Setup of lane 1:
## Calculator_top
module Calculator_top(
    input wire [3:0] a, 
    input wire [3:0] b,
    input wire clk, 
    input wire rst, 
    input wire enter, 
    input wire back,
    input wire up, 
    input wire down,
    output wire [3:0] an, 
    output wire [7:0] seg,
    output reg bin_ind
);
    reg [2:0] op; 
    wire [7:0] calculator_result;  
    reg [31:0] display_value;  
    reg convert_value_enable;  
    wire up_d; wire down_d; wire enter_d; wire back_d; wire rst_d;  
    Debounce dd(.btn(down), .clk(clk), .led(down_d));
    Debounce ud(.btn(up), .clk(clk), .led(up_d));
    Debounce ed(.btn(enter), .clk(clk), .led(enter_d));
    Debounce bd(.btn(back), .clk(clk), .led(back_d));
    Debounce rd(.btn(rst), .clk(clk), .led(rst_d)); 
    Calculator calc(.a(a), .b(b), .op(op), .out(calculator_result));
    wire [15:0] BCD_result; 
    reg [11:0] value_to_convert; 
    wire bcd_val_rdy; 
    val_bcd VAL(.clk(clk), .reset(rst_d), .en(convert_value_enable), .count(value_to_convert), .rdy(bcd_val_rdy), .BCD(BCD_result));
    wire [31:0] BCD_seg;
    reg [31:0] BCD_seg_buffer;
    bcd_seg A(.BCD(BCD_result[15:12]),.s(BCD_seg[31:24]));
    bcd_seg B(.BCD(BCD_result[11:8]),.s(BCD_seg[23:16]));
    bcd_seg C(.BCD(BCD_result[7:4]),.s(BCD_seg[15:8]));
    bcd_seg D(.BCD(BCD_result[3:0]),.s(BCD_seg[7:0]));
    wire [31:0] op_seg;
    op_seg OPS(.OP(op), .s(op_seg)); 
    parameter DISP_ZEROS = 32'b0000_0011_0000_0011_0000_0011_0000_0011;
    Multi_Driver md(.segValues(display_value), .clk(clk), .rst(rst_d), .an(an), .seg(seg));
    parameter IDLE = 0;  
    parameter VALUE_SET = 1;
    parameter CONV = 2;  
    parameter RES = 3;  
    parameter OP = 4;  
    reg [1:0] result_neg; 
    reg [2:0] cs;  
    reg [2:0] ns;  
    always @(posedge clk) begin
        if(op < 4) begin  
            value_to_convert <= (1000 * calculator_result[3]) + (100 * calculator_result[2]) + (10 * calculator_result[1]) + (calculator_result[0]);
        end 
        else if(op == 5) begin  
             if(calculator_result[7]) begin  
                 result_neg[0] <= 1; 
                 value_to_convert <= {{8{1'b0}}, ((~calculator_result) + 1) & 4'b1111};  
                 if((((~calculator_result) + 1) & 4'b1111) >= 10) result_neg[1] <= 1;
                 else result_neg[1] <= 0; 
             end
  ...
Settings: LEC_CHECK=0, CAP_MARGIN=20, CELL_PAD_IN_SITES_GLOBAL_PLACEMENT=3, CORE_MARGIN=6, CORE_UTILIZATION=40, MAX_ROUTING_LAYER=met4, SLEW_MARGIN=5; clock period 19.4 ns.
run.sh (not shown) runs the stock make flow with config.mk's settings and CLKGATE_MAP_FILE=.
diff inputs: lane 1 => lane 2
Settings: SLEW_MARGIN: 5 -> 20; CTS_CLUSTER_DIAMETER: unset -> 400; CELL_PAD_IN_SITES_GLOBAL_PLACEMENT: 3 -> unset; CORE_MARGIN: 6 -> 2; CORE_UTILIZATION: 40 -> 65; MAX_ROUTING_LAYER: met4 -> unset; ABC_AREA: unset -> 1; the clock period (ns, I/O delays scaled along): 19.4 -> 6.41.
==> results <==
The run showing the greater final non-filler cell area is lane 2. Looking at standard cell with the maximum stage delay on the critical path, the sky130_fd_sc_hd__ha_1 result is from lane 2; the sky130_fd_sc_hd__clkdlybuf4s50_1 one comes from lane 1. Note that the number of cell rows recorded for lane 2 amounts to 0.79 times the value seen in lane 1. Diff lane 1 -> lane 2 | total clock buffers created by CTS | down by a little under 10%. The layout from lane 2, despite a flow that completed every stage, fails the layout checks, with the failing checks listed as setup timing.
Inputs modified between lane 2 and lane 3:
Settings: swapping 20 for 5 in CAP_MARGIN; clearing CTS_CLUSTER_DIAMETER, which used to be 400; putting GPL_ROUTABILITY_DRIVEN at 1 where nothing was set; swapping 65 for 68 in CORE_UTILIZATION; putting MIN_ROUTING_LAYER at met1 where nothing was set; swapping 6.41 for 7.25 in the clock period (ns, I/O delays scaled along).
--- outcome ---
- Compared with lane 2, via-per-instance ratio in lane 3 increased by a few percent.
- In lane 3, the share of power burned in combinational logic came out 0.7 points above the value in lane 2.
- Compare lane 2 and lane 3 | worst-case setup margin in the final layout higher: lane 2
- Per the comparison of lane 3 with lane 2, share of the core filled with cells in the final layout saw an increase, hold slack has decreased.
- Cell area: lane 3 vs lane 2, no meaningful difference
- Lane 3 ran in full, but the layout does not pass; the checks complain about setup timing.
- Between lane 2 and lane 3, the die area is lower for lane 3.
> inputs changed (lane 3 -> lane 4)
Settings: swapping 5 for 30 in CAP_MARGIN; putting CTS_CLUSTER_SIZE at 59 where nothing was set; swapping 2 for 7 in CORE_MARGIN; swapping 68 for 24 in CORE_UTILIZATION; swapping 7.25 for 6.52 in the clock period (ns, I/O delays scaled along).
==> comparison <==
Area: lane 4 vs lane 3 -> lane 4 larger
The sequential cell area share of lane 4 falls short of that of lane 3 by 1.1 points.
Delta (lane 4 minus lane 3): worst setup slack now sits higher, global-route wire length before repair -about 4%, met1 layer usage reported by global route lower, normalized max-slew margin moved up.
Comparing the two runs side by side, lane 4 comes out ahead of lane 3 on via count.
In the reports for lane 3 and lane 4, the larger routed wire length belongs to lane 3.
Compared with lane 3, lane 4 shows a depth of the worst register-to-register path that is 1 higher.
Lower global-route usage goes to lane 4 over lane 3.
Lane 4 -> stages 100% | layout checks FAIL | setup timing
Final cell count without fillers, lane 3 and lane 4: smaller value in lane 3

========
## job 101
Calculator_top again, from the RTL that the note above started with.
make LEC_CHECK=0 ABC_AREA=1 CAP_MARGIN=10 CELL_PAD_IN_SITES_DETAIL_PLACEMENT=2 CORE_MARGIN=2 CORE_UTILIZATION=65 CTS_CLUSTER_DIAMETER=59 GPL_ROUTABILITY_DRIVEN=0 GPL_TIMING_DRIVEN=0 MIN_ROUTING_LAYER=met2 SLEW_MARGIN=20 finish   # period 8.09 ns
Job 101 is listed as incomplete: the tool reported an error in 3_5_place_dp and the run ended there.
Changes in job 102 relative to job 101:
==> flow/config.mk <==
export PLATFORM = sky130hd
export DESIGN_NAME = Calculator_top
export DESIGN_NICKNAME = Calculator_top
export VERILOG_FILES = /design/flow/design.v
export SDC_FILE = /design/flow/constraint.sdc
export NUM_CORES = 4
export LEC_CHECK = 0
export CAP_MARGIN = 20
export CORE_MARGIN = 2
export CORE_UTILIZATION = 66
export SLEW_MARGIN = 20
==> flow/constraint.sdc <==
create_clock -name core_clock -period 11.5 [get_ports {clk}]
set_input_delay 2.3000 -clock core_clock [delete_from_list [all_inputs] [get_ports {clk}]]
set_output_delay 2.3000 -clock core_clock [all_outputs]
set_load 0.01 [all_outputs]
[summary]
- In summary, job 102 completed successfully, with a layout that passed the timing, design-rule and antenna checks.
- Looking only at multiplexer area fraction after synthesis, and setting everything else aside, the lower value of job 101 and job 102 goes to job 101.
- Job 102: adder and majority gate portion of the synthesized area lower than job 101
- Relative to job 101, cell total in the yosys stat output decreased by 204 in job 102.
For job 103, these inputs were changed with respect to job 102:
--- a/flow/config.mk
+++ b/flow/config.mk
@@ -8,4 +8,4 @@
 export CAP_MARGIN = 20
 export CORE_MARGIN = 2
-export CORE_UTILIZATION = 66
+export CORE_UTILIZATION = 40
 export SLEW_MARGIN = 20
==> flow/constraint.sdc <==
create_clock -name core_clock -period 12.0 [get_ports {clk}]
set_input_delay 2.4000 -clock core_clock [delete_from_list [all_inputs] [get_ports {clk}]]
set_output_delay 2.4000 -clock core_clock [all_outputs]
set_load 0.01 [all_outputs]
[summary]
Going from job 102 to job 103, number of clock buffers in the layout grows by 11. [compare] base=job 102 new=job 103: post-route standard cell area excluding fillers rose 310 sq um, number of design-rule violations left by the first detailed-router iteration rose 114. Job 103 vs job 102, die area went up by about 60%. Compared with job 102, in job 103 depth of the critical timing path with buffers and inverters included held steady, setup slack grew by 0.18 ns. Looking at top contributor to total power, the the clock network result is from job 103; the sequential cells one comes from job 102. Combinational share of cell area, job 102 and job 103: smaller value in job 103.
The following lists how job 104 was set up differently from job 103:
--- a/flow/config.mk
+++ b/flow/config.mk
@@ -8,4 +8,6 @@
 export CAP_MARGIN = 20
 export CORE_MARGIN = 2
-export CORE_UTILIZATION = 40
+export CORE_UTILIZATION = 70
+export CTS_CLUSTER_SIZE = 39
+export SETUP_SLACK_MARGIN = -0.62
 export SLEW_MARGIN = 20
==> flow/constraint.sdc <==
create_clock -name core_clock -period 11.7 [get_ports {clk}]
set_input_delay 2.3400 -clock core_clock [delete_from_list [all_inputs] [get_ports {clk}]]
set_output_delay 2.3400 -clock core_clock [all_outputs]
set_load 0.01 [all_outputs]
[summary]
- Between job 104 and job 103, it is job 104 whose number of buffers and inverters on the critical path is higher, by 3.
- Changes observed in job 104 relative to job 103: sequential share of layout area up 1.1 points; routed wire length down 930 um.
- Looking at net switching power of the design, job 104 sits about 0.55% below job 103.
- Summary — post-placement setup slack, job 104 relative to job 103: higher, by 0.028 ns.
- Comparing job 104 and job 103, the higher first-pass detailed-route iteration total was measured on job 104.
- For combinational power, job 103 and job 104 come out practically identical.
- Going from job 103 to job 104, worst slew margin relative to its limit fell by 4.0 points; buffer count from post-CTS setup fixing stayed essentially flat.
- More vias were needed by job 104 than by job 103.
- When job 104 is set beside job 103, its area added between synthesis and finish turns out to be 3.5 points smaller.
## Diff of input files: job 105 against job 104
--- a/flow/config.mk
+++ b/flow/config.mk
@@ -6,8 +6,7 @@
 export NUM_CORES = 4
 export LEC_CHECK = 0
+export ABC_AREA = 1
 export CAP_MARGIN = 20
 export CORE_MARGIN = 2
-export CORE_UTILIZATION = 70
-export CTS_CLUSTER_SIZE = 39
-export SETUP_SLACK_MARGIN = -0.62
+export CORE_UTILIZATION = 68
 export SLEW_MARGIN = 20
==> flow/constraint.sdc <==
create_clock -name core_clock -period 10.7 [get_ports {clk}]
set_input_delay 2.1400 -clock core_clock [delete_from_list [all_inputs] [get_ports {clk}]]
set_output_delay 2.1400 -clock core_clock [all_outputs]
set_load 0.01 [all_outputs]
Results
In job 105 the arrival time of data at the critical path endpoint turned out 1.21 ns lower than in job 104.
On final routed wirelength across all metal layers, job 105 tracks job 104 almost exactly.
Between job 105 and job 104, the difference in fraction of area in registers is negligible.
Taking job 104 as the reference point, the count of clock-buffer cells in the layout of job 105 rises by 6.3%.
Note that the non-clock buffer total of the final layout recorded for job 104 amounts to 0.77 times the value seen in job 105.
Diff job 104 -> job 105: combinational group share of total power increased by 25 points relative to the old numbers; cell total after placement went up by 252; vertical die dimension now sits higher; critical-path maximum fanout held; xor/xnor cell area share of the yosys netlist saw a decrease.
combinational logic as the largest power group was reported by job 105, and sequential cells by job 104.
Power figures rest on the tool's default switching activity, not on a simulated workload.
